[flow/run.sh]
#!/bin/bash
# the make line also repeats each setting of config.mk as NAME=value (left out here)
make -C /OpenROAD-flow-scripts/flow DESIGN_CONFIG=/design/flow/config.mk WORK_HOME=/design/flow/orfs CLKGATE_MAP_FILE= finish
[flow/config.mk]
export PLATFORM = sky130hd
export DESIGN_NAME = microprocessor
export DESIGN_NICKNAME = microprocessor
export VERILOG_FILES = /design/flow/design.v
export SDC_FILE = /design/flow/constraint.sdc
export NUM_CORES = 4
export LEC_CHECK = 0
export ABC_AREA = 1
export CAP_MARGIN = 40
export CORE_MARGIN = 2
export CORE_UTILIZATION = 68
export CTS_CLUSTER_DIAMETER = 52
export CTS_CLUSTER_SIZE = 19
export SETUP_SLACK_MARGIN = 0.69
export SLEW_MARGIN = 20
[flow/constraint.sdc]
create_clock -name core_clock -period 4.69 [get_ports {clk}]
set_input_delay 0.9380 -clock core_clock [delete_from_list [all_inputs] [get_ports {clk}]]
set_output_delay 0.9380 -clock core_clock [all_outputs]
set_load 0.01 [all_outputs]
[flow/design.v]
parameter ADD     = 4'b0000;
parameter SUB     = 4'b0001;
parameter AND     = 4'b0010;
parameter OR      = 4'b0011;
parameter XOR     = 4'b0100;
parameter NOT     = 4'b0101;
parameter MOV     = 4'b0110;
parameter NOP     = 4'b0111;
parameter LOAD    = 4'b1000;
parameter STORE   = 4'b1001;
parameter LOAD_IM = 4'b1010;
parameter BRN_Z   = 4'b1011;
parameter BRN_N   = 4'b1100;
parameter BRN_O   = 4'b1101;
parameter BRN     = 4'b1110;
module ALU  #(parameter N = 8) (
    input logic clk, arstn, rst, en,
    input logic [2:0] OP, 
    input logic signed [N-1:0] A, 
    input logic signed [N-1:0] B, 
    output logic  [2:0] ONZ,
    output logic signed [N-1:0] Result 
);
logic [2:0] temp_ONZ;
logic signed [N-1:0] temp_result;
always_comb begin
    logic Overflow;
    Overflow = 1'b0;
    case (OP)
        3'b000: begin  
            {Overflow, temp_result} = A + B;
            temp_ONZ[2] = Overflow ^ temp_result[N-1];
            temp_ONZ[1] = temp_result[N-1];
            temp_ONZ[0] = &(~temp_result);
        end
        3'b001: begin  
            {Overflow, temp_result} = A - B;
            temp_ONZ[2] = Overflow ^ temp_result[N-1];
            temp_ONZ[1] = temp_result[N-1];
            temp_ONZ[0] = &(~temp_result);
        end
        3'b010: begin  
            temp_result = A & B;
            temp_ONZ[2] = 0;
            temp_ONZ[1] = temp_result[N-1];
            temp_ONZ[0] = &(~temp_result);
        end
        3'b011: begin  
            temp_result = A | B;
            temp_ONZ[2] = 0;
            temp_ONZ[1] = temp_result[N-1];
            temp_ONZ[0] = &(~temp_result);
        end
        3'b100 : begin  
            temp_result = A ^ B;
            temp_ONZ[2] = 0;
            temp_ONZ[1] = temp_result[N-1];
            temp_ONZ[0] = &(~temp_result);
            end
        3'b101 : begin  
            {Overflow, temp_result} = A + 1;
            temp_ONZ[2] = Overflow ^ temp_result[N-1];
            temp_ONZ[1] = temp_result[N-1];
            temp_ONZ[0] = &(~temp_result);
            end
        3'b110 : begin  
            temp_result = A;
            temp_ONZ[2] = 0;
            temp_ONZ[1] = temp_result[N-1];
            temp_ONZ[0] = &(~temp_result);      
            end
        3'b111 : begin  
            temp_result = B;
            temp_ONZ[2] = 0;
            temp_ONZ[1] = temp_result[N-1];
            temp_ONZ[0] = &(~temp_result);
            end
        default: begin
            temp_ONZ = 3'h0;
            temp_result = 0;
        end
    endcase
end
always_ff @(posedge clk or negedge arstn) begin
    if (!arstn) begin
        Result <= 0;
    end
    else begin
        Result <= temp_result;
    end
end
always_ff @(posedge clk or negedge arstn) begin
    if (!arstn) begin
        ONZ <= 0;
    end 
    else if (rst) begin
        ONZ <= 0;
    end 
    else if (en) begin
        ONZ <= temp_ONZ;
    end
end
endmodule
module RF  #(parameter N = 8, parameter addressBits = 2) ( 
    input logic clk,
    input logic rst_n,
    input logic selectDestinationA,
    input logic selectDestinationB,
    input logic [1:0] selectSource,
    input logic [addressBits-1:0] writeAddress,
    input logic write_en,
    input logic [addressBits-1:0] readAddressA,
    input logic [addressBits-1:0] readAddressB,
    input logic [N-1:0] A, 
    input logic [N-1:0] B, 
    input logic [N-1:0] C, 
    output logic [N-1:0] destination1A,
    output logic [N-1:0] destination2A,
    output logic [N-1:0] destination1B,
    output logic [N-1:0] destination2B
);
    logic [N-1:0] mem [(2**addressBits)-1:0];
    logic [N-1:0] sourceData;
    logic [N-1:0] readA, readB;
    always_ff @(posedge clk, negedge rst_n) begin
        if(!rst_n) begin
            for(int i = 0; i < 2**addressBits; i++) begin
                if (i == 1) begin
                    mem[i] <= -1;
                end else begin
                    mem[i] <= 0;
                end
            end
        end else begin
            for(int i = 0; i < 2**addressBits; i++) begin
                if(write_en && writeAddress == i) begin
                    mem[i] <= sourceData;
                end
            end
        end
    end
    always_comb begin
        case (selectSource)
            2'b00: sourceData = A;
            2'b01: sourceData = B;
            2'b10: sourceData = C;
            default: sourceData = 0;
        endcase
        readA = 0;
        readB = 0;
        for(int i = 0; i < 2**addressBits; i++) begin
            if(readAddressA == i) begin
                readA = mem[i];
            end
            if(readAddressB == i) begin
                readB = mem[i];
            end
        end
        if(selectDestinationA) begin
            destination1A = 0;
            destination2A = readA;
        end else begin
            destination1A = readA;
            destination2A = 0;
        end
        if(selectDestinationB) begin
            destination1B = 0;
            destination2B = readB;
        end else begin
            destination1B = readB;
            destination2B = 0;
        end
    end
endmodule
module FSM #(
  parameter M = 4,  
  parameter N = 4,  
  parameter P = 6   
) (
  input  logic clk,
  input  logic rst_n,
  output logic ov_warning,
  output logic [  1:0] select_source,
  output logic [M-1:0] write_address,
  output logic             write_en,
  output logic [M-1:0] read_address_A, read_address_B,
  output logic select_destination_A, select_destination_B,
  output logic [N-1:0] immediate_value,
  output logic [2:0] OP,
  output logic       s_rst,
  input  logic [2:0] ONZ,
  output logic enable,
  input  logic [4+2*M-1:0] instruction_in,
  output logic              en_read_instr,
  output logic [P-1:0] read_address_instr,
  output logic SRAM_readEnable,
  output logic SRAM_writeEnable
);
parameter ADD     = 4'b0000;
parameter SUB     = 4'b0001;
parameter AND     = 4'b0010;
parameter OR      = 4'b0011;
parameter XOR     = 4'b0100;
parameter NOT     = 4'b0101;
parameter MOV     = 4'b0110;
parameter NOP     = 4'b0111;
parameter LOAD    = 4'b1000;
parameter STORE   = 4'b1001;
parameter LOAD_IM = 4'b1010;
parameter BRN_Z   = 4'b1011;
parameter BRN_N   = 4'b1100;
parameter BRN_O   = 4'b1101;
parameter BRN     = 4'b1110;
enum logic [1:0] { idle = 2'b11, fetch = 2'b00, decode = 2'b01, execute= 2'b10} state, next;
logic [  P-1:0] PC     ;
logic [  P-1:0] PC_next;
logic           ov     ;
logic           ov_reg ;
logic [2*M-1:0] offset ;
logic [3:0]       instruction_code;
logic [M-1:0]     ra, rb;
logic [2:0]       ONZ_next, ONZ_reg;
logic [4+2*M-1:0] instruction_next, instruction_reg;
assign ov_warning = ov_reg;
always @(posedge clk, negedge rst_n) begin
  if (!rst_n) begin
    state <= idle;
  end else begin
    state <= next;
  end
end
always_comb begin
  case (state)
    idle:    next = ov_reg ? idle : fetch;
    fetch:   next = decode;
    decode:  next = execute;
    execute: next = ov ? idle : fetch;
    default: next = idle;
  endcase
end
always_comb begin
  instruction_code     = 0;
  read_address_instr   = PC;
  en_read_instr        = 0;
  enable               = 0;
  read_address_A       = 0;
  read_address_B       = 0;
  OP                   = 0;
  select_destination_A = 0;
  select_destination_B = 0;
  SRAM_readEnable      = 0;
  SRAM_writeEnable     = 0;
  select_source        = 0;
  immediate_value      = 0;
  write_address        = 0;
  write_en             = 0;
  s_rst                = 0;
  PC_next              = PC;
  ONZ_next             = 0;
  ov                   = ov_reg;
  offset               = 1;
  ra                   = 0;
  rb                   = 0;
  instruction_next     = instruction_reg;
  case (state)
    idle: begin
      select_source        = 2'b00;
      write_address        = 0;
      write_en             = 1'b0;
      read_address_A       = 0;    
      read_address_B       = 0;
      select_destination_A = 1'b0;
      select_destination_B = 1'b0;
      immediate_value      = 0;
      OP                   = 3'b000;
      s_rst                = 1'b0;
      enable               = 1'b0;
      en_read_instr        = 1'b0;
      read_address_instr   = PC;
      offset               = 1;
      SRAM_readEnable      = 1'b0;
      SRAM_writeEnable     = 1'b0;
    end
    fetch: begin
      select_source        = 2'b00;
      write_address        = 0;
      write_en             = 1'b0;
      read_address_A       = 0;    
      read_address_B       = 0;
      select_destination_A = 1'b0;
      select_destination_B = 1'b0;
      immediate_value      = 0;
      OP                   = 3'b000;
      s_rst                = 1'b0;
      enable               = 1'b0;
      en_read_instr        = 1'b1;
      read_address_instr   = PC;
    end
    decode: begin 
      ONZ_next         = ONZ;
      instruction_next = instruction_in;
      instruction_code = instruction_in[4+2*M-1:2*M];
      ra               = instruction_in[2*M-1 : M];
      rb               = instruction_in[M-1:0];
      case (instruction_code)
        ADD, SUB, AND, OR, XOR     : begin
          read_address_A       = ra;    
          read_address_B       = rb;
          OP                   = instruction_code[2:0];
          enable               = 1'b1;
        end
        NOT     : begin
          read_address_A       = 1;    
          read_address_B       = rb;
          OP                   = 3'b100;
          enable               = 1'b1;
        end
        MOV     : begin
          read_address_A       = ra;    
          read_address_B       = rb;
          OP                   = 3'b111;
          enable               = 1'b1;
        end
        NOP     : begin
        end
        LOAD    : begin
          read_address_A       = ra;    
          read_address_B       = rb;
          select_destination_A = 1'b1;
          select_destination_B = 1'b1;
          SRAM_readEnable      = 1'b1;
        end
        STORE   : begin
          read_address_A       = rb;    
          read_address_B       = ra;
          select_destination_A = 1'b1;
          select_destination_B = 1'b1;
          SRAM_writeEnable     = 1'b1;
        end
        LOAD_IM : begin
          select_source        = 2'b10;
          write_address        = ra;
          write_en             = 1'b1;
          immediate_value      = $signed(rb);
        end
        BRN_Z, BRN_N, BRN_O, BRN : begin
          s_rst                = 1'b1;
        end
      endcase
    end
    execute: begin
      instruction_code = instruction_reg[4+2*M-1:2*M];
      ra               = instruction_reg[2*M-1 : M];
      rb               = instruction_reg[M-1:0];
      case (instruction_code)
        ADD, SUB, AND, OR, XOR, NOT, MOV: begin
          select_source        = 2'b00;
          write_address        = ra;
          write_en             = 1'b1;
          enable               = 1'b0;
          {ov,PC_next}         = PC+1;          
        end
        NOP     : begin
          {ov,PC_next}         = PC+1; 
        end
        LOAD    : begin
          select_source        = 2'b01;
          write_address        = ra;
          write_en             = 1'b1;
          {ov,PC_next}         = PC+1;
        end
        STORE   : begin
          {ov,PC_next}         = PC+1;
        end
        LOAD_IM : begin
          {ov,PC_next}         = PC+1;
        end
        BRN_Z   : begin
          s_rst = 0;
          if(ONZ_reg[0] == 1) 
            offset  = {ra, rb};
          else 
            offset = 1;
          if (offset[2*M-1]==1) begin
            {ov,PC_next} = PC - offset[2*M-2:0];
          end else begin
            {ov,PC_next} = PC + offset[2*M-2:0];
          end
        end
        BRN_N : begin
          s_rst = 0;
          if(ONZ_reg[1] == 1) 
            offset  = {ra, rb};
          else 
            offset = 1;
          if (offset[2*M-1]==1) begin
            {ov,PC_next} = PC - offset[2*M-2:0];
          end else begin
            {ov,PC_next} = PC + offset[2*M-2:0];
          end
        end
        BRN_O   : begin
          s_rst = 0;
          if(ONZ_reg[2] == 1) 
            offset  = {ra, rb};
          else 
            offset = 1;
          if (offset[2*M-1]==1) begin
            {ov,PC_next} = PC - offset[2*M-2:0];
          end else begin
            {ov,PC_next} = PC + offset[2*M-2:0];
          end
        end
        BRN     : begin
          s_rst  = 0;
          offset = {ra, rb};
          if (offset[2*M-1]==1) begin
            {ov,PC_next} = PC - offset[2*M-2:0];
          end else begin
            {ov,PC_next} = PC + offset[2*M-2:0];
          end
        end
      endcase
    end
  endcase
end
always_ff @(posedge clk, negedge rst_n) begin
  if (!rst_n) begin
    instruction_reg <= 0;
    ONZ_reg         <= 0;
    ov_reg          <= 0;
    PC              <= 0;
  end else begin
    instruction_reg <= instruction_next;
    ONZ_reg         <= ONZ_next;
    ov_reg          <= ov;
    PC              <= PC_next;
  end
end
endmodule
module microprocessor #(parameter N = 8, ROM_addressBits = 6, RF_addressBits = 3) (
  input  logic                           clk             ,
  input  logic                           rst_n           ,
  input  logic [ 3+2*(RF_addressBits):0] ROM_data        ,
  input  logic [                  N-1:0] SRAM_data       ,
  output logic                           overflowPC      ,
  output logic                           ROM_readEnable  ,
  output logic                           SRAM_readEnable ,
  output logic                           SRAM_writeEnable,
  output logic [    ROM_addressBits-1:0] ROM_address     ,
  output logic [(2**RF_addressBits)-1:0] SRAM_address    ,
  output logic [                  N-1:0] SRAM_data_in
);
  logic RF_selectDestA, RF_selectDestB, RF_writeEnable;
  logic [1:0] RF_selectSource;
  logic [RF_addressBits-1:0] RF_writeAddress, RF_readAddressA, RF_readAddressB;
  logic [N-1:0] RF_AluRes, RF_Im, RF_destAluA, RF_destAluB;
  RF #(.N(N), .addressBits(RF_addressBits)) rf (
    clk,
    rst_n,
    RF_selectDestA,
    RF_selectDestB,
    RF_selectSource,
    RF_writeAddress,
    RF_writeEnable,
    RF_readAddressA,
    RF_readAddressB,
    RF_AluRes, SRAM_data, RF_Im,
    RF_destAluA, SRAM_data_in, RF_destAluB, SRAM_address);
  logic ALU_rst, ALU_en;
  logic [2:0] ALU_OP, ALU_ONZ;
  ALU #(N) alu (
    clk,
    rst_n,
    ALU_rst,
    ALU_en,
    ALU_OP,
    RF_destAluA,
    RF_destAluB,
    ALU_ONZ,
    RF_AluRes
  );
  FSM #(.N(N), .M(RF_addressBits), .P(ROM_addressBits)) fsm (
    clk,
    rst_n,
    overflowPC,
    RF_selectSource,
    RF_writeAddress,
    RF_writeEnable,
    RF_readAddressA,
    RF_readAddressB,
    RF_selectDestA,
    RF_selectDestB,
    RF_Im,
    ALU_OP,
    ALU_rst,
    ALU_ONZ,
    ALU_en,
    ROM_data,
    ROM_readEnable,
    ROM_address,
    SRAM_readEnable,
    SRAM_writeEnable
  );
endmodule
==> results_dict.tcl, run 1 <==
# implementation run metrics
set metrics [dict create \
    status "stopped before the end" \
    outcome.stop_stage "5_1_grt" \
    firstError "[ERROR GRT-0232] Routing congestion too high. Check the congestion heatmap in the GUI." \
    yosys_warnings 4 \
    rows 40 \
    port_buffers 45 \
    io_pins 46 \
    compound_area_share_pct 17.7 \
    fp_util_pct 69.8 \
    ys_types 55 \
    ys_sh_xor_pct 3.13 \
    synth_area_per_cell_sq_um 6.97 \
    yosys.area_share.simple_pct 29.7 \
    dp_slack_ns -0.418 \
    gp_congestion 1.02 \
    synth_nets 1281 \
    synth-adder-area-share_pct 9.34 \
    die_area_sq_um 13200 \
    h-tree-depth 3 \
    top_logic_kind "simple AND/OR/NAND/NOR gates" \
    clkSinkCount 99 \
    ys_cells 1202 \
    most_common_cell "nand2_1" \
    muxShareOfSynthArea_pct 0 \
    clockBufferDepth 2 \
    die-width_microns 115 \
    synthCells 1202 \
    cts_inserted_buffers 9 \
    ys_chip_area_sq_um 8380 \
    netlist_area_sq_um 8380 \
    hpwl_mm 21.6 \
    grt_usage_pct 75.2 \
    async_reset_ff_share_pct 100 \
    edf_count 0 \
    ctsHoldBuffers 0 \
    top_area_cell "dfrtp_1" \
    gr-total-overflow 54 \
    postSynthSeqShare_pct 29.7 \
    topCellsByArea "dfrtp_1, nand2_1, inv_1" \
    core_sq_um 12000 \
    synth-main-ff-cell "dfrtp_1" \
    netlist.area_leader.share_pct 26.9 \
    yosys-top-cells-count "nand2_1, inv_1, nor2_1" \
    cts-root-buf "clkbuf_16" \
    dieHeight_microns 115 \
    synth_flops 99 \
]
[per-stage QoR]
step                      hold WS, ns  power [mW]  utilization (%)  cell area, sq um  instances
after CTS                       0.412        3.61             90.2             10800       1554
after detailed placement        0.385        2.74             83.6             10000       1511
after global placement          0.396        2.69             83.3             10000       1509
after floorplan                 0.373        2.07                -              8450       1202
[repair_timing]
action                                  in CTS
endpoints found under the setup margin      26
setup buffers                               27
gates resized                              129
pin swaps                                   65
[layer usage]
metal / GRT overflow / GRT usage (%)
met1: 2 / 76.3
met2: 27 / 93.5
met3: 1 / 55.9
met4: 24 / 76.9
met5: 0 / 17.4
==> inputs of run 2 (changes only) <==
- CAP_MARGIN: 40 -> 20
- CORE_UTILIZATION: 68 -> 65
- CTS_CLUSTER_DIAMETER: 52 -> not set
- CTS_CLUSTER_SIZE: 19 -> not set
- SETUP_SLACK_MARGIN: 0.69 -> not set
- clock period: 4.69 -> 5.0 ns (I/O delays scaled with it)
==> run 2 against run 1 <==
Net effect: now clean on timing, DRC and antenna; die area rose by 4.5%; area after synthesis stayed put; synthesized cell count is the same.
==> results_dict.tcl, run 2 <==
# place-and-route summary
set metrics [dict create \
    status "no timing/DRC/antenna violations" \
    p_per_area_nw_per_um2 325 \
    arrival_ns 3.82 \
    die-width_microns 118 \
    comb-power_mw 1.62 \
    grt_first_pass_wirelength_mm 41.8 \
    path_class "in -> out" \
    ys_chip_area_sq_um 8380 \
    power_frac_seq_pct 28.9 \
    crit_path_cell_trace "clkdlybuf4s50_1 -> inv_1 -> o22ai_2 -> nand2_1 -> inv_1 -> nor3_4 -> buf_4 -> buf_4 -> nand2_1 -> o221ai_1 -> a21oi_2 -> o2111ai_2 -> buf_4 -> nand2_1 -> nor2_1 -> clkdlybuf4s50_1" \
    synth-main-ff-cell "dfrtp_1" \
    edf_count 0 \
    topCellsByArea "dfrtp_1, nand2_1, inv_1" \
    finalInstanceArea_sq_um 10200 \
    grt_antenna_before_repair 0 \
    power_mw 3.30 \
    worstPathRequired_ns 4.00 \
    hold_violations 0 \
    reg2reg_slack_ns 0.69 \
    synth_flops 99 \
    worst_path_max_delay_cell "clkdlybuf4s50_1" \
    setup.worst_path.start "ROM_data[4]" \
    clkPwrFrac_pct 22.2 \
    grt_usage_pct 38.0 \
    path_buffers 7 \
    leakagePower_nw 5.18 \
    ys_types 55 \
    top_area_cell "dfrtp_1" \
    muxShareOfSynthArea_pct 0 \
    holdPathStages 0 \
    max_cap_viol_count 0 \
    fp_util_pct 66.4 \
    cts_tree "built" \
    top_logic_kind "simple AND/OR/NAND/NOR gates" \
    gp_congestion 1.03 \
    dieHeight_microns 118 \
    cts_inserted_buffers 9 \
    insertion_delay_ns 0.36 \
    netlist_area_sq_um 8380 \
    synth-adder-area-share_pct 9.34 \
    ir_worst_vdd_v 0.000178 \
    vias 8867 \
    core_sq_um 12600 \
    die_area_sq_um 13800 \
    synth_nets 1281 \
    path_max_fanout 4 \
    wire_per_inst_microns 17.0 \
    synth_area_per_cell_sq_um 6.97 \
    crit_end "SRAM_data_in[3]" \
    cp-end-kind "output pin" \
    clkSlewWorstSetupHoldPaths_ns 0.07 \
    period_minus_slack_ns 4.82 \
    io_pins 46 \
    register_area_sq_um 2490 \
    switching_share_pct 42.2 \
    power_switching_mw 1.39 \
    fin_skew_ns 0.0107 \
    viasPerCell 5.81 \
    hp-class "reg -> reg" \
    most_common_cell "nand2_1" \
    tool_warnings 44 \
    hold_path_end "fsm.state[3]" \
    rows 41 \
    relSlewSlack_pct 33.5 \
    pg_seq_mw 0.955 \
    clockBufferDepth 2 \
    final_max_slew_viol_count 0 \
    fmax_mhz 207 \
    worst-path-stages 16 \
    clkSinkCount 99 \
    postSynthSeqShare_pct 29.7 \
    p_comb_share_pct 48.9 \
    nets 1427 \
    setup_violations 0 \
    yosys.area_share.simple_pct 29.7 \
    place_area_sq_um 9780 \
    netlist.area_leader.share_pct 26.9 \
    compound_area_share_pct 17.7 \
    worstMarginPinSlew_ns 0.992 \
    drt_wl_total_mm 26.0 \
    p_int_mw 1.91 \
    cts-root-buf "clkbuf_16" \
    grt_pass1_vias 8334 \
    ys_sh_xor_pct 3.13 \
    period_used_pct 96.4 \
    ant_nets 0 \
    r2r-start "fsm.state[2]" \
    cpPeakStageDelay_ns 0.55 \
    hold_start "fsm.state[1]" \
    yosys_warnings 4 \
    async_reset_ff_share_pct 100 \
    power.group.top "combinational cells" \
    grt_max_degree 68 \
    n_fill_cell 912 \
    p_clk_mw 0.731 \
    hpwl_mm 20.4 \
    area_growth_pct 21.2 \
    critPathTopFamily "buffers and inverters" \
    startpoint_type "primary input" \
    r2r_end "alu.ONZ[0]" \
    drc_errors 0 \
    combGateArea_sq_um 5080 \
    drt_iter0_markers 1030 \
    h-tree-depth 3 \
    ys_cells 1202 \
    port_buffers 45 \
    yosys-top-cells-count "nand2_1, inv_1, nor2_1" \
    r2r_cells 29 \
    antenna_cells 0 \
    gr-total-overflow 0 \
    synthCells 1202 \
    first_pass_iters 8 \
]
## run 2: repair_timing
| item | CTS | global route |
|---|---|---|
| setup endpoints to repair | 2 | 20 |
| pin swaps | 0 | 4 |
| hold buffers | 0 | 0 |
| setup buffers | 0 | 0 |
| resized | 3 | 18 |
## run 2: per-layer routing
layer,share of wire (%),vias up,track usage [%]
met5,0,-,0
met4,4.1,0,16.5
met3,11,85,9.84
met2,43,512,58.0
met1,42,4071,51.1
li1,-,4199,-
## run 2: cell type report
type                       count  area share (%)
clock buffer                  11            2.39
clock inverter                 5           0.591
inverter                     198            7.40
multi-input combinational    886            50.0
sequential                    99            24.5
tap                          172            2.12
timing repair buffer         154            13.0
## run 2: through the flow
stage	TNS, ns	setup WS [ns]	hold slack, ns	util (%)	std cells
6_report	0	0.181	0.403	80.5	1525
5_1_grt	-0.0486	-0.0486	0.412	80.5	1525
4_1_cts	0	0.00589	0.404	80.0	1525
3_5_place_dp	-0.837	-0.238	0.393	77.5	1509
3_3_place_gp	-0.236	-0.111	0.381	77.5	1509
2_1_floorplan	0	0.621	0.373	-	1202
==> inputs of run 3 (changes only) <==
- clock period: 5.0 -> 4.88 ns (I/O delays scaled with it)
==> run 3 against run 2 <==
Net effect: hold slack improved by 0.010 ns; cell area fell by 0.67%; via count fell by 1.3%; setup slack got worse by 0.036 ns; first-iteration DRC count fell by 2.4%; global-route usage barely moved; synthesized cell count did not move; area after synthesis did not move; cell count did not move; sequential power rose by 2.4%; utilization fell by 0.54 points; clock power fell by 2%; largest cell class unchanged.
==> results_dict.tcl, run 3 <==
# place-and-route summary
set metrics [dict create \
    status "no timing/DRC/antenna violations" \
    gr-total-overflow 0 \
    arrival_ns 3.76 \
    cpPeakStageDelay_ns 0.53 \
    port_buffers 45 \
    grt_first_pass_wirelength_mm 41.8 \
    path_class "in -> out" \
    fp_util_pct 66.4 \
    grt_max_degree 66 \
    tool_warnings 45 \
    cts-root-buf "clkbuf_16" \
    r2r-start "fsm.state[2]" \
    clkSinkCount 99 \
    rsz0062_at_grt "yes" \
    vias 8749 \
    path_max_fanout 7 \
    wire_per_inst_microns 17.0 \
    path_buffers 7 \
    finalInstanceArea_sq_um 10100 \
    clkPwrFrac_pct 21.4 \
    leakagePower_nw 5.09 \
    dieHeight_microns 118 \
    cpMostUsedCell "buf_4" \
    yosys.area_share.simple_pct 29.7 \
    cp-end-kind "output pin" \
    clkSlewWorstSetupHoldPaths_ns 0.07 \
    area_growth_pct 20.4 \
    hold_path_end "fsm.state[3]" \
    place_area_sq_um 9760 \
    ant_nets 0 \
    dp_slack_ns -0.322 \
    setup.worst_path.start "ROM_data[7]" \
    setup_violations 0 \
    ys_sh_xor_pct 3.13 \
    most_common_cell "nand2_1" \
    topCellsByArea "dfrtp_1, nand2_1, inv_1" \
    p_int_mw 1.90 \
    n_fill_cell 960 \
    crit_end "SRAM_address[6]" \
    ys_cells 1202 \
    max_cap_viol_count 0 \
    edf_count 0 \
    grt_pass1_vias 8346 \
    rows 41 \
    antenna_cells 0 \
    top_area_cell "dfrtp_1" \
    netlist.area_leader.share_pct 26.9 \
    drt_wl_total_mm 26.0 \
    fin_skew_ns 0.0148 \
    die-width_microns 118 \
    grt_antenna_before_repair 0 \
    cts_inserted_buffers 9 \
    hold_slack_ns 0.413 \
    critPathTopFamily "buffers and inverters" \
    h-tree-depth 3 \
    fmax_mhz 211 \
    p_per_area_nw_per_um2 330 \
    hold_start "fsm.state[1]" \
    insertion_delay_ns 0.36 \
    period_used_pct 97.0 \
    pg_seq_mw 0.978 \
    hold_violations 0 \
    ys_chip_area_sq_um 8380 \
    p_comb_share_pct 49.2 \
    worst_path_max_delay_cell "clkdlybuf4s50_1" \
    drt_iter0_markers 1005 \
    grt_usage_pct 38.0 \
    reg2reg_slack_ns 0.60 \
    core_sq_um 12600 \
    synthCells 1202 \
    fin_cells 1525 \
    final_max_slew_viol_count 0 \
    clockBufferDepth 2 \
    ir_worst_vdd_v 0.000200 \
    yosys_warnings 4 \
    die_area_sq_um 13800 \
    startpoint_type "primary input" \
    crit_path_cell_trace "clkdlybuf4s15_1 -> nor2_2 -> buf_4 -> nand2_2 -> buf_4 -> nand2_4 -> nand2_2 -> nand2_4 -> buf_12 -> nand2_2 -> nor2_4 -> buf_4 -> buf_4 -> nand2_1 -> nand4_1 -> and2_1 -> clkdlybuf4s50_1" \
    relSlewSlack_pct 26.6 \
    placed_cells 1509 \
    synth_nets 1281 \
    synth_flops 99 \
    r2r_end "alu.ONZ[1]" \
    switching_share_pct 43.0 \
    power_switching_mw 1.43 \
    top_logic_kind "simple AND/OR/NAND/NOR gates" \
    holdPathStages 0 \
    nets 1427 \
    p_clk_mw 0.714 \
    muxShareOfSynthArea_pct 0 \
    worstPathRequired_ns 3.90 \
    netlist_area_sq_um 8380 \
    first_pass_iters 5 \
    power.group.top "combinational cells" \
    compound_area_share_pct 17.7 \
    synth-adder-area-share_pct 9.34 \
    power_frac_seq_pct 29.4 \
    cts_tree "built" \
    ys_types 55 \
    synth_area_per_cell_sq_um 6.97 \
    r2r_cells 25 \
    hpwl_mm 20.5 \
    yosys-top-cells-count "nand2_1, inv_1, nor2_1" \
    postSynthSeqShare_pct 29.7 \
    synth-main-ff-cell "dfrtp_1" \
    async_reset_ff_share_pct 100 \
    gp_congestion 1.04 \
    layout_setup_ws_ns 0.145 \
    drc_errors 0 \
    io_pins 46 \
    worst-path-stages 17 \
    comb-power_mw 1.64 \
    period_minus_slack_ns 4.74 \
    viasPerCell 5.74 \
    hp-class "reg -> reg" \
    worstMarginPinSlew_ns 1.09 \
]
[run 3: routing by layer]
layer / up-vias / GRT usage (%) / wire length (microns)
met5: - / 0 / 0
met4: 0 / 16.4 / 968
met3: 73 / 9.16 / 2840
met2: 485 / 58.4 / 11200
met1: 3987 / 51.3 / 11000
li1: 4204 / - / -
[run 3: per-stage QoR]
stage / setup TNS (ns) / utilization [%] / power, mW
after floorplan: 0 / - / 1.97
after global placement: -0.855 / 77.3 / 2.54
after detailed placement: -1.73 / 77.3 / 2.57
after CTS: 0 / 79.6 / 3.28
after global routing: -0.0191 / 80.0 / 3.54
final: 0 / 80.0 / 3.33
[run 3: area by class of cell]
type	count	area, sq um	area share, %
Multi-Input combinational cell	886	5070	50.3
Sequential cell	99	2490	24.7
Timing Repair Buffer	154	1280	12.7
Inverter	198	752	7.45
Clock buffer	10	229	2.27
Tap cell	172	215	2.13
Clock inverter	6	55.1	0.546
[run 3: repair_timing]
| action | in CTS | in global routing |
|---|---|---|
| setup endpoints to repair | 3 | 5 |
| buffers inserted | 0 | 0 |
| hold buffers | 0 | 0 |
| pin swaps | 1 | 4 |
| resized | 8 | 15 |
==> inputs of run 4 (changes only) <==
- CAP_MARGIN: 20 -> 0
- CORE_UTILIZATION: 65 -> 72
- CTS_CLUSTER_DIAMETER: not set -> 99
- CTS_CLUSTER_SIZE: not set -> 32
- PLACE_DENSITY: not set -> 0.67
- clock period: 4.88 -> 4.14 ns (I/O delays scaled with it)
==> run 4 against run 3 <==
Net effect: the flow now stops in 5_1_grt; area after synthesis is the same; synthesized cell count did not move; die area decreased by 9.4%.
==> results_dict.tcl, run 4 <==
# implementation run metrics
set metrics [dict create \
    port_buffers 45 \
    synth-adder-area-share_pct 9.34 \
    gp_congestion 1.02 \
    top_area_cell "dfrtp_1" \
    clockBufferDepth 2 \
    ys_sh_xor_pct 3.13 \
    yosys-top-cells-count "nand2_1, inv_1, nor2_1" \
    firstError "[ERROR GRT-0232] Routing congestion too high. Check the congestion heatmap in the GUI." \
    dieHeight_microns 112 \
    edf_count 0 \
    async_reset_ff_share_pct 100 \
    ys_cells 1202 \
    gr-total-overflow 48 \
    netlist.area_leader.share_pct 26.9 \
    die_area_sq_um 12500 \
    postSynthSeqShare_pct 29.7 \
    grt_usage_pct 80.5 \
    synth_nets 1281 \
    place_area_sq_um 10200 \
    ys_types 55 \
    synthCells 1202 \
    synth_area_per_cell_sq_um 6.97 \
    core_sq_um 11400 \
    yosys.area_share.simple_pct 29.7 \
    rows 39 \
    hpwl_mm 22.0 \
    muxShareOfSynthArea_pct 0 \
    yosys_warnings 4 \
    placed_cells 1539 \
    status "stopped before the end" \
    topCellsByArea "dfrtp_1, nand2_1, inv_1" \
    fp_util_pct 73.7 \
    most_common_cell "nand2_1" \
    compound_area_share_pct 17.7 \
    synth_flops 99 \
    outcome.stop_stage "5_1_grt" \
    synth-main-ff-cell "dfrtp_1" \
    netlist_area_sq_um 8380 \
    cts_inserted_buffers 9 \
    die-width_microns 112 \
    h-tree-depth 3 \
    clkSinkCount 99 \
    io_pins 46 \
    ys_chip_area_sq_um 8380 \
    top_logic_kind "simple AND/OR/NAND/NOR gates" \
    cts-root-buf "clkbuf_16" \
]
==> run 4: per-stage QoR <==
step	total power, mW	TNS [ns]	worst slack (ns)	util [%]
CTS	4.06	-0.0120	-0.0120	95.2
global placement	3.05	-10.40	-0.758	89.7
detailed placement	3.14	-13.22	-1.00	89.7
floorplan	2.32	0	0.00227	-
==> run 4: routing by layer <==
layer | GRT usage [%] | overflow
met4 | 80.9 | 20
met3 | 67.1 | 0
met1 | 81.7 | 2
met5 | 32.9 | 0
met2 | 93.8 | 26
==> run 4: timing repair <==
| action | in CTS |
|---|---|
| hold buffers | 0 |
| pin swaps | 37 |
| setup buffers | 17 |
| endpoints found under the setup margin | 26 |
| gates resized | 97 |
==> inputs of run 5 (changes only) <==
- CAP_MARGIN: 0 -> 20
- CELL_PAD_IN_SITES_GLOBAL_PLACEMENT: not set -> 0
- CORE_ASPECT_RATIO: not set -> 0.81
- CORE_MARGIN: 2 -> 10
- CORE_UTILIZATION: 72 -> 32
- CTS_CLUSTER_DIAMETER: 99 -> 122
- CTS_CLUSTER_SIZE: 32 -> not set
- GPL_ROUTABILITY_DRIVEN: not set -> 0
- GPL_TIMING_DRIVEN: not set -> 1
- PLACE_DENSITY: 0.67 -> 0.82
- clock period: 4.14 -> 8.25 ns (I/O delays scaled with it)
==> run 5 against run 4 <==
Net effect: synthesized cell count is the same; die area grew to 2.6 times the previous value; area after synthesis is the same; now clean on timing, DRC and antenna.
==> results_dict.tcl, run 5 <==
# place-and-route summary
set metrics [dict create \
    dp_slack_ns 1.86 \
    reg2reg_slack_ns 3.55 \
    synth_area_per_cell_sq_um 6.97 \
    setup_tns_ns 0 \
    vias 8461 \
    post-cts-setup-buffers 0 \
    ctsHoldBuffers 0 \
    worst_path_max_delay_cell "clkdlybuf4s50_1" \
    grt_first_pass_wirelength_mm 41.2 \
    setup_violations 0 \
    ys_types 55 \
    path_max_fanout 8 \
    port_buffers 45 \
    hold_path_end "fsm.state[3]" \
    clkPwrFrac_pct 22.9 \
    viasPerCell 5.36 \
    status "no timing/DRC/antenna violations" \
    critPathTopFamily "buffers and inverters" \
    final_max_slew_viol_count 0 \
    clkSlewWorstSetupHoldPaths_ns 0.07 \
    first_pass_iters 6 \
    power_mw 1.87 \
    ys_sh_xor_pct 3.13 \
    relSlewSlack_pct 25.1 \
    die_area_sq_um 33100 \
    r2r_cells 28 \
    fin_cells 1579 \
    hold_violations 0 \
    placed_cells 1563 \
    power_frac_seq_pct 31.0 \
    synth-main-ff-cell "dfrtp_1" \
    setup.worst_path.start "ROM_data[6]" \
    worstMarginPinSlew_ns 1.12 \
    core_sq_um 25900 \
    yosys.area_share.simple_pct 29.7 \
    p_int_mw 1.05 \
    cts_inserted_buffers 9 \
    ir_worst_vdd_v 0.000134 \
    fmax_mhz 154 \
    n_fill_cell 2641 \
    drt_iter0_markers 1223 \
    dieHeight_microns 166 \
    power.group.top "combinational cells" \
    hp-class "reg -> reg" \
    crit_end "SRAM_data_in[6]" \
    fp_util_pct 32.4 \
    r2r_end "alu.ONZ[0]" \
    comb-power_mw 0.864 \
    startpoint_type "primary input" \
    nets 1323 \
    fin_skew_ns 0.0112 \
    cts_tree "built" \
    worst-path-stages 14 \
    finalInstanceArea_sq_um 9460 \
    arrival_ns 4.84 \
    period_used_pct 78.6 \
    insertion_delay_ns 0.37 \
    crit_path_cell_trace "clkdlybuf4s50_1 -> inv_2 -> nor2_1 -> nand2_2 -> o21ai_0 -> o21ai_1 -> nor2_1 -> inv_1 -> nor2_1 -> inv_1 -> o2111ai_1 -> nand2_1 -> inv_1 -> clkdlybuf4s50_1" \
    ys_chip_area_sq_um 8380 \
    max_cap_viol_count 0 \
    leakagePower_nw 4.58 \
    wire_per_inst_microns 16.4 \
    h-tree-depth 3 \
    register_area_sq_um 2490 \
    gr-total-overflow 0 \
    period_minus_slack_ns 6.49 \
    grt_max_degree 55 \
    rows 53 \
    layout_setup_ws_ns 1.76 \
    combGateArea_sq_um 5020 \
    synth-adder-area-share_pct 9.34 \
    cts_resized 0 \
    topCellsByArea "dfrtp_1, nand2_1, inv_1" \
    most_common_cell "nand2_1" \
    p_comb_share_pct 46.2 \
    top_area_cell "dfrtp_1" \
    area_growth_pct 12.8 \
    netlist.area_leader.share_pct 26.9 \
    cp-end-kind "output pin" \
    drc_errors 0 \
    postSynthSeqShare_pct 29.7 \
    utilization_pct 36.6 \
    switching_share_pct 43.8 \
    hpwl_mm 20.1 \
    grt_antenna_before_repair 0 \
    synth_nets 1281 \
    power_switching_mw 0.820 \
    io_pins 46 \
    rsz0062_at_grt "no" \
    synthCells 1202 \
    edf_count 0 \
    place_area_sq_um 9160 \
    hold_start "fsm.state[1]" \
    tool_warnings 42 \
    p_per_area_nw_per_um2 198 \
    die-width_microns 200 \
    grt_pass1_vias 7806 \
    drt_wl_total_mm 25.8 \
    r2r-start "fsm.state[1]" \
    antenna_cells 0 \
    synth_flops 99 \
    clkSinkCount 99 \
    p_clk_mw 0.428 \
    holdPathStages 0 \
    async_reset_ff_share_pct 100 \
    compound_area_share_pct 17.7 \
    ys_cells 1202 \
    yosys-top-cells-count "nand2_1, inv_1, nor2_1" \
    yosys_warnings 4 \
    ant_nets 0 \
    hold_slack_ns 0.405 \
    worstPathRequired_ns 6.60 \
    path_buffers 6 \
    grt_usage_pct 15.3 \
    top_logic_kind "simple AND/OR/NAND/NOR gates" \
    pg_seq_mw 0.580 \
    cts-root-buf "clkbuf_16" \
    netlist_area_sq_um 8380 \
    cpPeakStageDelay_ns 0.64 \
    muxShareOfSynthArea_pct 0 \
    path_class "in -> out" \
    clockBufferDepth 2 \
]
==> run 5: final cells by class <==
class	count	area share, %
Clock buffer	10	2.53
Clock inverter	6	0.595
Inverter	198	7.95
Multi-Input combinational cell	886	53.1
Sequential cell	99	26.3
Tap cell	330	4.37
Timing Repair Buffer	50	5.13
==> run 5: layer usage <==
layer	vias up	part of all wire [%]	track usage, %
met5	-	0	0
met4	0	3.9	6.94
met3	65	10	2.07
met2	529	42	22.5
met1	3870	44	21.7
li1	3997	-	-
==> inputs of run 6 (changes only) <==
- ABC_AREA: 1 -> not set
- CAP_MARGIN: 20 -> 35
- CELL_PAD_IN_SITES_DETAIL_PLACEMENT: not set -> 2
- CELL_PAD_IN_SITES_GLOBAL_PLACEMENT: 0 -> 2
- CORE_ASPECT_RATIO: 0.81 -> 0.8
- CORE_MARGIN: 10 -> 2
- CORE_UTILIZATION: 32 -> 40
- CTS_CLUSTER_DIAMETER: 122 -> 391
- GPL_ROUTABILITY_DRIVEN: 0 -> not set
- GPL_TIMING_DRIVEN: 1 -> 0
- HOLD_SLACK_MARGIN: not set -> 0.24
- PLACE_DENSITY: 0.82 -> not set
- SETUP_SLACK_MARGIN: not set -> 0.8
- clock period: 8.25 -> 6.0 ns (I/O delays scaled with it)
==> run 6 against run 5 <==
Net effect: highest routed layer unchanged; cell area grew 12%; total power up 47%; die area down 32%; via count up 20%.
==> results_dict.tcl, run 6 <==
# place-and-route summary
set metrics [dict create \
    status "no timing/DRC/antenna violations" \
    ir_worst_vdd_v 0.000153 \
    pg_seq_mw 0.769 \
    fp_util_pct 41.1 \
    leakagePower_nw 4.64 \
    setup.worst_path.start "ROM_data[8]" \
    cts-root-buf "clkbuf_16" \
    ys_chip_area_sq_um 8550 \
    top_logic_kind "AND-OR/OR-AND gates" \
    topCellsByArea "dfrtp_1, ha_1, nand2_1" \
    power_switching_mw 1.18 \
    fin_skew_ns 0.0256 \
    ys_types 86 \
    worstMarginPinSlew_ns 1.24 \
    p_comb_share_pct 47.2 \
    power_frac_seq_pct 27.9 \
    compound_area_share_pct 29.2 \
    comb-power_mw 1.30 \
    drt_iter0_markers 1153 \
    synth-main-ff-cell "dfrtp_1" \
    worst_path_max_delay_cell "clkdlybuf4s50_1" \
    gp_congestion 0.944 \
    combGateArea_sq_um 6110 \
    hold_violations 0 \
    r2r_cells 21 \
    worstPathRequired_ns 4.80 \
    fmax_mhz 180 \
    register_area_sq_um 2490 \
    path_max_fanout 10 \
    period_minus_slack_ns 5.54 \
    first_pass_iters 16 \
    n_fill_cell 2274 \
    grt_first_pass_wirelength_mm 63.4 \
    nets 1288 \
    tool_warnings 46 \
    vias 10200 \
    startpoint_type "primary input" \
    yosys_warnings 4 \
    muxShareOfSynthArea_pct 1.57 \
    clkSinkCount 99 \
    netlist.area_leader.share_pct 26.3 \
    async_reset_ff_share_pct 100 \
    clkPwrFrac_pct 24.9 \
    place_area_sq_um 9360 \
    area_growth_pct 24.3 \
    max_cap_viol_count 0 \
    drt_wl_total_mm 47.4 \
    synth_nets 1182 \
    synth_area_per_cell_sq_um 7.75 \
    cts_inserted_buffers 9 \
    clockBufferDepth 2 \
    drc_errors 0 \
    yosys.area_share.simple_pct 22.2 \
    gr-total-overflow 0 \
    yosys-top-cells-count "nand2_1, a21oi_1, o21ai_0" \
    grt_usage_pct 37.1 \
    grt_antenna_before_repair 1 \
    insertion_delay_ns 0.39 \
    p_int_mw 1.58 \
    hp-class "reg -> reg" \
    rsz0062_at_grt "yes" \
    setup_violations 0 \
    port_buffers 41 \
    antenna_cells 0 \
    synthCells 1103 \
    power.group.top "combinational cells" \
    wire_per_inst_microns 32.0 \
    core_sq_um 20800 \
    rows 47 \
    switching_share_pct 42.8 \
    clkSlewWorstSetupHoldPaths_ns 0.07 \
    path_class "in -> out" \
    power_mw 2.76 \
    hold_start "fsm.state[1]" \
    io_pins 46 \
    period_used_pct 92.4 \
    hpwl_mm 30.3 \
    r2r_end "alu.ONZ[0]" \
    grt_max_degree 53 \
    synth_flops 99 \
    h-tree-depth 3 \
    arrival_ns 4.34 \
    cp-end-kind "output pin" \
    worst-path-stages 14 \
    utilization_pct 51.1 \
    ys_cells 1103 \
    edf_count 0 \
    relSlewSlack_pct 17.3 \
    die-width_microns 167 \
    hold_slack_ns 0.450 \
    r2r-start "fsm.state[2]" \
    most_common_cell "nand2_1" \
    synth-adder-area-share_pct 9.16 \
    reg2reg_slack_ns 0.91 \
    dieHeight_microns 135 \
    finalInstanceArea_sq_um 10600 \
    ys_sh_xor_pct 3.69 \
    netlist_area_sq_um 8550 \
    ant_nets 0 \
    die_area_sq_um 22600 \
    cpPeakStageDelay_ns 0.53 \
    viasPerCell 6.84 \
    p_clk_mw 0.688 \
    crit_end "SRAM_data_in[6]" \
    cts_tree "built" \
    postSynthSeqShare_pct 29.1 \
    holdPathStages 0 \
    grt_pass1_vias 10200 \
    crit_path_cell_trace "buf_6 -> buf_8 -> and3b_1 -> o21ai_1 -> a21oi_2 -> buf_4 -> a21oi_4 -> clkbuf_4 -> nand3_1 -> a21boi_0 -> o22ai_1 -> a21oi_2 -> and2_1 -> clkdlybuf4s50_1" \
    critPathTopFamily "AND-OR/OR-AND gates" \
    top_area_cell "dfrtp_1" \
    path_buffers 5 \
    final_max_slew_viol_count 0 \
    hold_path_end "fsm.state[3]" \
    p_per_area_nw_per_um2 260 \
    cpMostUsedCell "a21oi_2" \
]
-- run 6: layout make-up --
cell class	count	share of cell area [%]
Multi-Input combinational cell	904	57.5
Sequential cell	99	23.4
Timing Repair Buffer	95	7.83
Buffer	61	3.66
Tap cell	269	3.17
Clock buffer	9	2.12
Inverter	39	1.41
Clock inverter	7	0.906
-- run 6: timing repair --
item	4_1_cts	5_1_grt
hold buffers	0	0
setup buffers	21	23
resized	99	79
pin swaps	24	38
hold endpoints to repair	0	0
gates cloned	1	0
endpoints found under the setup margin	26	20
-- run 6: per-stage QoR --
step,setup TNS (ns),cells,worst slack (ns)
3_3_place_gp,-41.37,1413,-1.04
3_5_place_dp,-5.03,1418,-1.15
6_report,0,1483,0.458
2_1_floorplan,0,1103,0.808
4_1_cts,0,1456,0.706
5_1_grt,0,1483,0.411
-- run 6: per-layer routing --
metal  part of all wire [%]  up-vias  GRT usage [%]
li1                       -     4180              -
met1                     41     5162           51.6
met2                     45      622           58.9
met3                    9.8      187           7.50
met4                    4.5        0           10.5
met5                      0        -              0
==> inputs of run 7 (changes only) <==
- ABC_AREA: not set -> 1
- CAP_MARGIN: 35 -> 20
- CELL_PAD_IN_SITES_DETAIL_PLACEMENT: 2 -> 1
- CELL_PAD_IN_SITES_GLOBAL_PLACEMENT: 2 -> not set
- CORE_ASPECT_RATIO: 0.8 -> 1.83
- CORE_MARGIN: 2 -> 6
- CORE_UTILIZATION: 40 -> 23
- CTS_CLUSTER_DIAMETER: 391 -> 187
- CTS_CLUSTER_SIZE: not set -> 77
- GPL_TIMING_DRIVEN: 0 -> not set
- HOLD_SLACK_MARGIN: 0.24 -> 0.03
- MIN_ROUTING_LAYER: not set -> met2
- PLACE_DENSITY: not set -> 0.81
- SETUP_SLACK_MARGIN: 0.8 -> not set
- SLEW_MARGIN: 20 -> 40
- TNS_END_PERCENT: not set -> 45
==> run 7 against run 6 <==
Net effect: sequential power increased by 3.5%; cell area decreased by 5.7%; routed wire length decreased by 18%; critical path type unchanged.
==> results_dict.tcl, run 7 <==
# place-and-route summary
set metrics [dict create \
    hold_path_end "fsm.state[3]" \
    ys_chip_area_sq_um 8380 \
    vias 12400 \
    clkSlewWorstSetupHoldPaths_ns 0.07 \
    worstMarginPinSlew_ns 0.945 \
    period_used_pct 96.4 \
    register_area_sq_um 2490 \
    top_logic_kind "simple AND/OR/NAND/NOR gates" \
    post-cts-setup-buffers 0 \
    max_cap_viol_count 0 \
    cts_inserted_buffers 9 \
    p_comb_share_pct 49.0 \
    nets 1359 \
    crit_end "SRAM_data_in[2]" \
    cts-root-buf "clkbuf_16" \
    rows 94 \
    p_per_area_nw_per_um2 286 \
    hpwl_mm 29.4 \
    ant_nets 0 \
    synthCells 1202 \
    most_common_cell "nand2_1" \
    cts_tree "built" \
    netlist_area_sq_um 8380 \
    synth_area_per_cell_sq_um 6.97 \
    drt_wl_total_mm 38.7 \
    clockBufferDepth 2 \
    dp_slack_ns 0.102 \
    path_class "in -> out" \
    utilization_pct 27.9 \
    edf_count 0 \
    period_minus_slack_ns 5.78 \
    ir_worst_vdd_v 0.000150 \
    combGateArea_sq_um 5080 \
    crit_path_cell_trace "clkdlybuf4s50_1 -> inv_2 -> nor2_1 -> nand2_2 -> o21ai_0 -> o21ai_1 -> nor2_1 -> nand2_2 -> inv_1 -> a21oi_1 -> o2111ai_1 -> nand2_1 -> a21oi_1 -> clkdlybuf4s50_1" \
    place_area_sq_um 9660 \
    die-width_microns 153 \
    critPathTopFamily "buffers and inverters" \
    startpoint_type "primary input" \
    switching_share_pct 45.5 \
    fin_skew_ns 0.0161 \
    path_buffers 4 \
    relSlewSlack_pct 36.9 \
    r2r_cells 29 \
    grt_pass1_vias 13600 \
    insertion_delay_ns 0.38 \
    path_max_fanout 5 \
    grt_max_degree 61 \
    die_area_sq_um 41400 \
    reg2reg_slack_ns 1.15 \
    cp-end-kind "output pin" \
    rsz0062_at_grt "no" \
    clkPwrFrac_pct 23.3 \
    clkSinkCount 99 \
    hold_violations 0 \
    fp_util_pct 23.4 \
    fmax_mhz 173 \
    synth-adder-area-share_pct 9.34 \
    compound_area_share_pct 17.7 \
    first_pass_iters 10 \
    wire_per_inst_microns 21.9 \
    yosys.area_share.simple_pct 29.7 \
    synth_nets 1281 \
    arrival_ns 4.58 \
    gp_congestion 1.04 \
    topCellsByArea "dfrtp_1, nand2_1, inv_1" \
    synth_flops 99 \
    layout_setup_ws_ns 0.218 \
    ys_types 55 \
    setup_tns_ns 0 \
    pg_seq_mw 0.796 \
    yosys-top-cells-count "nand2_1, inv_1, nor2_1" \
    grt_first_pass_wirelength_mm 58.3 \
    postSynthSeqShare_pct 29.7 \
    comb-power_mw 1.41 \
    area_growth_pct 19.6 \
    holdPathStages 0 \
    drc_errors 0 \
    n_fill_cell 4455 \
    ys_sh_xor_pct 3.13 \
    power_frac_seq_pct 27.7 \
    leakagePower_nw 4.79 \
    worst_path_max_delay_cell "clkdlybuf4s50_1" \
    power_switching_mw 1.30 \
    yosys_warnings 4 \
    setup.worst_path.start "ROM_data[6]" \
    drt_iter0_markers 3104 \
    r2r_end "alu.ONZ[0]" \
    top_area_cell "dfrtp_1" \
    grt_antenna_before_repair 0 \
    final_max_slew_viol_count 0 \
    tool_warnings 42 \
    worst-path-stages 14 \
    gr-total-overflow 0 \
    status "no timing/DRC/antenna violations" \
    port_buffers 45 \
    viasPerCell 7.01 \
    power.group.top "combinational cells" \
    async_reset_ff_share_pct 100 \
    synth-main-ff-cell "dfrtp_1" \
    hp-class "reg -> reg" \
    ys_cells 1202 \
    netlist.area_leader.share_pct 26.9 \
    core_sq_um 35900 \
    dieHeight_microns 270 \
    power_mw 2.87 \
    worstPathRequired_ns 4.80 \
    hold_start "fsm.state[1]" \
    p_clk_mw 0.668 \
    cpPeakStageDelay_ns 0.61 \
    muxShareOfSynthArea_pct 0 \
    io_pins 46 \
    grt_usage_pct 27.9 \
    r2r-start "fsm.state[2]" \
    h-tree-depth 3 \
    p_int_mw 1.57 \
    setup_violations 0 \
    finalInstanceArea_sq_um 10000 \
]
[run 7: cell type report]
class | instances | share of cell area, %
flip-flops and latches | 99 | 24.8
well taps | 480 | 5.99
diodes | 1 | 0.0250
clock inverters | 6 | 0.874
repair buffers | 86 | 7.83
inverters | 198 | 7.50
multi-input cells | 886 | 50.7
clock buffers | 10 | 2.28
[run 7: per-stage QoR]
stage / instances / hold slack (ns)
floorplan: 1202 / 0.373
global placement: 1749 / 0.380
detailed placement: 1749 / 0.398
CTS: 1765 / 0.414
global route: 1765 / 0.429
finish: 1766 / 0.413
[run 7: what timing repair did]
item,CTS,global route
hold endpoints to repair,0,0
setup endpoints to repair,0,6
hold buffers,0,0
resized,0,6
[run 7: per-layer routing]
layer / routed length (microns) / share of wire, % / vias up / GRT usage (%)
met2: 19300 / 50 / 3545 / 35.9
met3: 12600 / 33 / 589 / 30.4
met4: 6470 / 17 / 10 / 11.6
met1: 0 / 0 / 4187 / -
met5: 263 / 0.68 / - / 9.04
li1: - / - / 4041 / -
==> inputs of run 8 (changes only) <==
- CAP_MARGIN: 20 -> 0
- CELL_PAD_IN_SITES_DETAIL_PLACEMENT: 1 -> not set
- CORE_ASPECT_RATIO: 1.83 -> not set
- CORE_MARGIN: 6 -> 2
- CORE_UTILIZATION: 23 -> 68
- CTS_CLUSTER_DIAMETER: 187 -> 52
- CTS_CLUSTER_SIZE: 77 -> 76
- HOLD_SLACK_MARGIN: 0.03 -> not set
- MIN_ROUTING_LAYER: met2 -> not set
- PLACE_DENSITY: 0.81 -> not set
- SLEW_MARGIN: 40 -> 20
- TNS_END_PERCENT: 45 -> not set
- clock period: 6.0 -> 4.49 ns (I/O delays scaled with it)
==> run 8 against run 7 <==
Net effect: the layout now fails its checks (setup timing); clock skew fell by 0.0081 ns; hold slack better by 0.0066 ns; combinational power increased by 47%; global-route usage grew 16 points; cell count fell by 12%; clock power is 35% higher; total power rose by 41%; first-iteration DRC count down 49%; critical endpoint is now SRAM_data_in[6]; highest routed layer is now met4.
==> results_dict.tcl, run 8 <==
# place-and-route summary
set metrics [dict create \
    status "failed layout checks" \
    so.violations "setup timing" \
    hp-class "reg -> reg" \
    vias 10200 \
    muxShareOfSynthArea_pct 0 \
    gr-total-overflow 0 \
    grt_max_degree 64 \
    cpPeakStageDelay_ns 0.53 \
    cts-root-buf "clkbuf_16" \
    drt_wl_total_mm 32.7 \
    setup.worst_path.start "ROM_data[0]" \
    tool_warnings 47 \
    ant_nets 0 \
    dieHeight_microns 115 \
    crit_end "SRAM_data_in[6]" \
    critPathTopFamily "buffers and inverters" \
    postSynthSeqShare_pct 29.7 \
    cts_inserted_buffers 9 \
    p_comb_share_pct 51.2 \
    dp_slack_ns -0.622 \
    synth_area_per_cell_sq_um 6.97 \
    worst-path-stages 17 \
    startpoint_type "primary input" \
    ys_cells 1202 \
    area_growth_pct 30.4 \
    r2r_cells 26 \
    power_mw 4.04 \
    max_cap_viol_count 0 \
    r2r_end "alu.ONZ[0]" \
    grt_antenna_before_repair 0 \
    drc_errors 0 \
    synth-adder-area-share_pct 9.34 \
    topCellsByArea "dfrtp_1, nand2_1, inv_1" \
    hpwl_mm 21.4 \
    place_area_sq_um 10100 \
    p_clk_mw 0.904 \
    io_pins 46 \
    period_minus_slack_ns 4.79 \
    p_int_mw 2.29 \
    relSlewSlack_pct 41.9 \
    path_buffers 7 \
    cts_tree "built" \
    drt_iter0_markers 1581 \
    cp-end-kind "output pin" \
    cpMostUsedCell "inv_1" \
    arrival_ns 3.89 \
    finalInstanceArea_sq_um 10900 \
    die-width_microns 115 \
    clockBufferDepth 2 \
    synth_nets 1281 \
    final_max_slew_viol_count 0 \
    ys_types 55 \
    yosys.area_share.simple_pct 29.7 \
    clkSlewWorstSetupHoldPaths_ns 0.07 \
    fp_util_pct 69.8 \
    wire_per_inst_microns 21.0 \
    crit_path_cell_trace "clkdlybuf4s50_1 -> inv_1 -> o21ai_2 -> nor2_2 -> nor2_4 -> nor2_4 -> nand2_4 -> inv_1 -> buf_4 -> nand2_1 -> o2111ai_1 -> a21oi_2 -> o2111ai_2 -> buf_4 -> nand2_1 -> inv_1 -> dlygate4sd2_1" \
    die_area_sq_um 13200 \
    worstMarginPinSlew_ns 0.871 \
    holdPathStages 0 \
    pg_seq_mw 1.07 \
    switching_share_pct 43.2 \
    leakagePower_nw 5.61 \
    worst_path_max_delay_cell "clkdlybuf4s50_1" \
    hold_slack_ns 0.419 \
    yosys_warnings 4 \
    period_used_pct 107 \
    hold_path_end "fsm.state[3]" \
    placed_cells 1527 \
    fmax_mhz 209 \
    reg2reg_slack_ns -0.09 \
    most_common_cell "nand2_1" \
    ir_worst_vdd_v 0.000296 \
    compound_area_share_pct 17.7 \
    antenna_cells 0 \
    path_max_fanout 5 \
    netlist_area_sq_um 8380 \
    layout_setup_ws_ns -0.299 \
    r2r-start "fsm.state[2]" \
    grt_pass1_vias 9015 \
    yosys-top-cells-count "nand2_1, inv_1, nor2_1" \
    nets 1489 \
    grt_usage_pct 44.1 \
    gp_congestion 1.11 \
    rsz0062_at_grt "yes" \
    viasPerCell 6.51 \
    edf_count 0 \
    port_buffers 45 \
    synthCells 1202 \
    comb-power_mw 2.07 \
    hold_violations 0 \
    fin_skew_ns 0.00803 \
    rows 40 \
    grt_first_pass_wirelength_mm 45.0 \
    core_sq_um 12000 \
    top_logic_kind "simple AND/OR/NAND/NOR gates" \
    synth-main-ff-cell "dfrtp_1" \
    worstPathRequired_ns 3.59 \
    power.group.top "combinational cells" \
    clkPwrFrac_pct 22.4 \
    h-tree-depth 3 \
    ys_chip_area_sq_um 8380 \
    hold_start "fsm.state[1]" \
    power_switching_mw 1.75 \
    clkSinkCount 99 \
    top_area_cell "dfrtp_1" \
    netlist.area_leader.share_pct 26.9 \
    async_reset_ff_share_pct 100 \
    setup_violations 7 \
    ys_sh_xor_pct 3.13 \
    power_frac_seq_pct 26.4 \
    insertion_delay_ns 0.37 \
    fin_cells 1562 \
    synth_flops 99 \
    path_class "in -> out" \
    first_pass_iters 9 \
    n_fill_cell 544 \
    p_per_area_nw_per_um2 369 \
]
[run 8: routing by layer]
layer	GRT usage (%)	vias up	part of all wire, %
met3	13.4	314	14
met5	0	-	0
met4	22.8	0	8.8
li1	-	4330	-
met2	70.9	940	44
met1	53.5	4577	34
[run 8: what timing repair did]
item                       in CTS  in global routing
buffers inserted                1                 17
gates resized                  18                 99
gates cloned                    0                  1
pin swaps                      10                 42
hold buffers                    0                  0
setup endpoints to repair      23                 19
[run 8: area by class of cell]
| type | instances | area [sq um] | share of cell area [%] |
|---|---|---|---|
| Multi-Input combinational cell | 887 | 5380 | 49.2 |
| Sequential cell | 99 | 2490 | 22.8 |
| Timing Repair Buffer | 215 | 1790 | 16.4 |
| Inverter | 198 | 757 | 6.92 |
| Clock buffer | 9 | 225 | 2.06 |
| Tap cell | 147 | 184 | 1.68 |
| Clock inverter | 7 | 106 | 0.973 |
[run 8: stage by stage]
step	setup TNS, ns	utilization, %
floorplan	0	-
global placement	-5.72	83.9
detailed placement	-7.18	83.9
CTS	-0.00678	86.9
global route	-2.71	91.0
finish	-1.39	91.0
==> inputs of run 9 (changes only) <==
- CAP_MARGIN: 0 -> 20
- CELL_PAD_IN_SITES_DETAIL_PLACEMENT: not set -> 0
- CORE_UTILIZATION: 68 -> 70
- CTS_CLUSTER_DIAMETER: 52 -> 41
- CTS_CLUSTER_SIZE: 76 -> 20
- SETUP_SLACK_MARGIN: not set -> 1.21
- clock period: 4.49 -> 4.94 ns (I/O delays scaled with it)
==> run 9 against run 8 <==
Net effect: the flow now stops in 5_1_grt; synthesized cell count unchanged; area after synthesis unchanged; die area down 2.8%.
==> results_dict.tcl, run 9 <==
# implementation run metrics
set metrics [dict create \
    status "stopped before the end" \
    outcome.stop_stage "5_1_grt" \
    firstError "[ERROR DPL-0038] Utilization greater than 100%, impossible to legalize" \
    dieHeight_microns 113 \
    netlist_area_sq_um 8380 \
    async_reset_ff_share_pct 100 \
    top_logic_kind "simple AND/OR/NAND/NOR gates" \
    yosys_warnings 4 \
    compound_area_share_pct 17.7 \
    cts-root-buf "clkbuf_16" \
    fp_util_pct 72.5 \
    hpwl_mm 21.0 \
    synth-main-ff-cell "dfrtp_1" \
    netlist.area_leader.share_pct 26.9 \
    ctsHoldBuffers 0 \
    top_area_cell "dfrtp_1" \
    postSynthSeqShare_pct 29.7 \
    topCellsByArea "dfrtp_1, nand2_1, inv_1" \
    yosys-top-cells-count "nand2_1, inv_1, nor2_1" \
    muxShareOfSynthArea_pct 0 \
    synthCells 1202 \
    synth-adder-area-share_pct 9.34 \
    port_buffers 45 \
    edf_count 0 \
    synth_flops 99 \
    clkSinkCount 99 \
    ys_sh_xor_pct 3.13 \
    synth_nets 1281 \
    ys_chip_area_sq_um 8380 \
    cts_inserted_buffers 9 \
    die-width_microns 113 \
    gp_congestion 1.03 \
    die_area_sq_um 12900 \
    io_pins 46 \
    most_common_cell "nand2_1" \
    core_sq_um 11600 \
    ys_types 55 \
    synth_area_per_cell_sq_um 6.97 \
    rows 39 \
    clockBufferDepth 2 \
    h-tree-depth 3 \
    yosys.area_share.simple_pct 29.7 \
    ys_cells 1202 \
]
-- run 9: timing repair --
action,CTS
pin swaps,104
gates cloned,1
hold endpoints to repair,0
setup endpoints to repair,28
gates resized,213
setup buffers,39
-- run 9: per-stage QoR --
step / std cells / instance area [sq um] / worst slack, ns / setup TNS [ns]
after floorplan: 1202 / 8510 / 0.754 / 0
after global placement: 1461 / 9710 / -0.0803 / -0.145
after detailed placement: 1461 / 9710 / -0.246 / -0.837
after CTS: 1517 / 10800 / 0.731 / 0
==> inputs of run 10 (changes only) <==
- ABC_AREA: 1 -> 0
- CORE_ASPECT_RATIO: not set -> 0.5
- CORE_UTILIZATION: 70 -> 51
- CTS_CLUSTER_DIAMETER: 41 -> 105
- CTS_CLUSTER_SIZE: 20 -> not set
- PLACE_DENSITY_LB_ADDON: not set -> 0.13
- SETUP_SLACK_MARGIN: 1.21 -> not set
- clock period: 4.94 -> 9.41 ns (I/O delays scaled with it)
==> run 10 against run 9 <==
Net effect: now clean on timing, DRC and antenna; die area grew 39%; area after synthesis up 2.0%; synthesized cell count down 8.2%.
==> results_dict.tcl, run 10 <==
# place-and-route summary
set metrics [dict create \
    grt_first_pass_wirelength_mm 44.5 \
    drt_wl_total_mm 28.3 \
    pg_seq_mw 0.496 \
    fin_skew_ns 0.00678 \
    finalInstanceArea_sq_um 9370 \
    synth_nets 1182 \
    compound_area_share_pct 29.2 \
    p_int_mw 0.908 \
    worst_path_max_delay_cell "clkdlybuf4s50_1" \
    port_buffers 45 \
    gr-total-overflow 0 \
    power_switching_mw 0.617 \
    worst-path-stages 9 \
    ys_chip_area_sq_um 8550 \
    cts_inserted_buffers 9 \
    nets 1187 \
    rows 33 \
    synth-adder-area-share_pct 9.16 \
    hold_start "fsm.state[1]" \
    vias 8407 \
    cts-root-buf "clkbuf_16" \
    comb-power_mw 0.660 \
    hpwl_mm 21.8 \
    hold_violations 0 \
    path_class "in -> out" \
    p_per_area_nw_per_um2 163 \
    reg2reg_slack_ns 4.28 \
    tool_warnings 42 \
    dp_slack_ns 1.66 \
    power.group.top "combinational cells" \
    grt_util_met2_pct 52.3 \
    core_sq_um 16400 \
    yosys_warnings 4 \
    postSynthSeqShare_pct 29.1 \
    worstPathRequired_ns 7.53 \
    antenna_cells 0 \
    path_max_fanout 18 \
    critPathTopFamily "AND-OR/OR-AND gates" \
    power_mw 1.53 \
    top_area_cell "dfrtp_1" \
    clkSlewWorstSetupHoldPaths_ns 0.07 \
    arrival_ns 5.91 \
    synth-main-ff-cell "dfrtp_1" \
    power_frac_seq_pct 32.5 \
    fmax_mhz 128 \
    use_met1_pct 44.2 \
    period_used_pct 82.8 \
    clockBufferDepth 2 \
    drc_errors 0 \
    yosys.area_share.simple_pct 22.2 \
    clkPwrFrac_pct 24.2 \
    relSlewSlack_pct 25.3 \
    async_reset_ff_share_pct 100 \
    yosys-top-cells-count "nand2_1, a21oi_1, o21ai_0" \
    final_max_slew_viol_count 0 \
    r2r_end "alu.ONZ[0]" \
    edf_count 0 \
    p_comb_share_pct 43.3 \
    grt.busiest_layer "met2" \
    leakagePower_nw 4.04 \
    r2r_cells 20 \
    n_fill_cell 1589 \
    drt_iter0_markers 947 \
    cpPeakStageDelay_ns 0.81 \
    grt_antenna_before_repair 0 \
    topCellsByArea "dfrtp_1, ha_1, nand2_1" \
    path_buffers 2 \
    startpoint_type "primary input" \
    dieHeight_microns 95.5 \
    grt_util_met3_pct 4.86 \
    synth_area_per_cell_sq_um 7.75 \
    top_logic_kind "AND-OR/OR-AND gates" \
    post-cts-setup-buffers 0 \
    crit_end "SRAM_data_in[4]" \
    utilization_pct 57.1 \
    area_growth_pct 9.56 \
    cts_tree "built" \
    netlist_area_sq_um 8550 \
    setup_tns_ns 0 \
    ys_cells 1103 \
    ctsHoldBuffers 0 \
    netlist.area_leader.share_pct 26.3 \
    grt_max_degree 75 \
    setup.worst_path.start "ROM_data[7]" \
    hp-class "reg -> reg" \
    rsz0062_at_grt "no" \
    grt_usage_pct 32.5 \
    fp_util_pct 52.1 \
    synthCells 1103 \
    ant_nets 0 \
    max_cap_viol_count 0 \
    muxShareOfSynthArea_pct 1.57 \
    wire_per_inst_microns 21.2 \
    setup_violations 0 \
    first_pass_iters 5 \
    gp_congestion 1.04 \
    ys_types 86 \
    crit_path_cell_trace "clkdlybuf4s50_1 -> o21ai_2 -> a2bb2o_1 -> a22o_1 -> and3_1 -> o21ai_0 -> a311oi_1 -> and2_1 -> clkdlybuf4s50_1" \
    r2r-start "fsm.state[2]" \
    cp-end-kind "output pin" \
    ys_sh_xor_pct 3.69 \
    status "no timing/DRC/antenna violations" \
    ir_worst_vdd_v 0.0000949 \
    die_area_sq_um 17900 \
    cts_resized 0 \
    layout_setup_ws_ns 1.62 \
    worstMarginPinSlew_ns 1.12 \
    grt_pass1_vias 7841 \
    period_minus_slack_ns 7.79 \
    place_area_sq_um 9070 \
    synth_flops 99 \
    p_clk_mw 0.369 \
    die-width_microns 187 \
    holdPathStages 0 \
    viasPerCell 6.28 \
    cpMostUsedCell "clkdlybuf4s50_1" \
    hold_path_end "fsm.state[3]" \
    io_pins 46 \
    h-tree-depth 3 \
    clkSinkCount 99 \
    most_common_cell "nand2_1" \
    switching_share_pct 40.5 \
    insertion_delay_ns 0.36 \
]
run 10: layer usage:
metal | up-vias | share of wire (%)
li1 | 3983 | -
met4 | 0 | 3.7
met2 | 402 | 44
met1 | 3951 | 45
met3 | 71 | 7.7
met5 | - | 0
run 10: cell type report:
class / instances / area, sq um / share of cell area (%)
Clock inverter: 6 / 61.3 / 0.655
Timing Repair Buffer: 55 / 523 / 5.58
Tap cell: 227 / 284 / 3.03
Multi-Input combinational cell: 904 / 5640 / 60.2
Sequential cell: 99 / 2490 / 26.6
Clock buffer: 9 / 225 / 2.40
Inverter: 39 / 146 / 1.56
run 10: per-stage QoR:
| step | std cells | hold WS, ns |
|---|---|---|
| after CTS | 1339 | 0.465 |
| after detailed placement | 1324 | 0.438 |
| after global placement | 1324 | 0.428 |
| after floorplan | 1103 | 0.388 |
| after global routing | 1339 | 0.483 |
| final | 1339 | 0.468 |
Power is estimated from default activity; no workload was simulated.
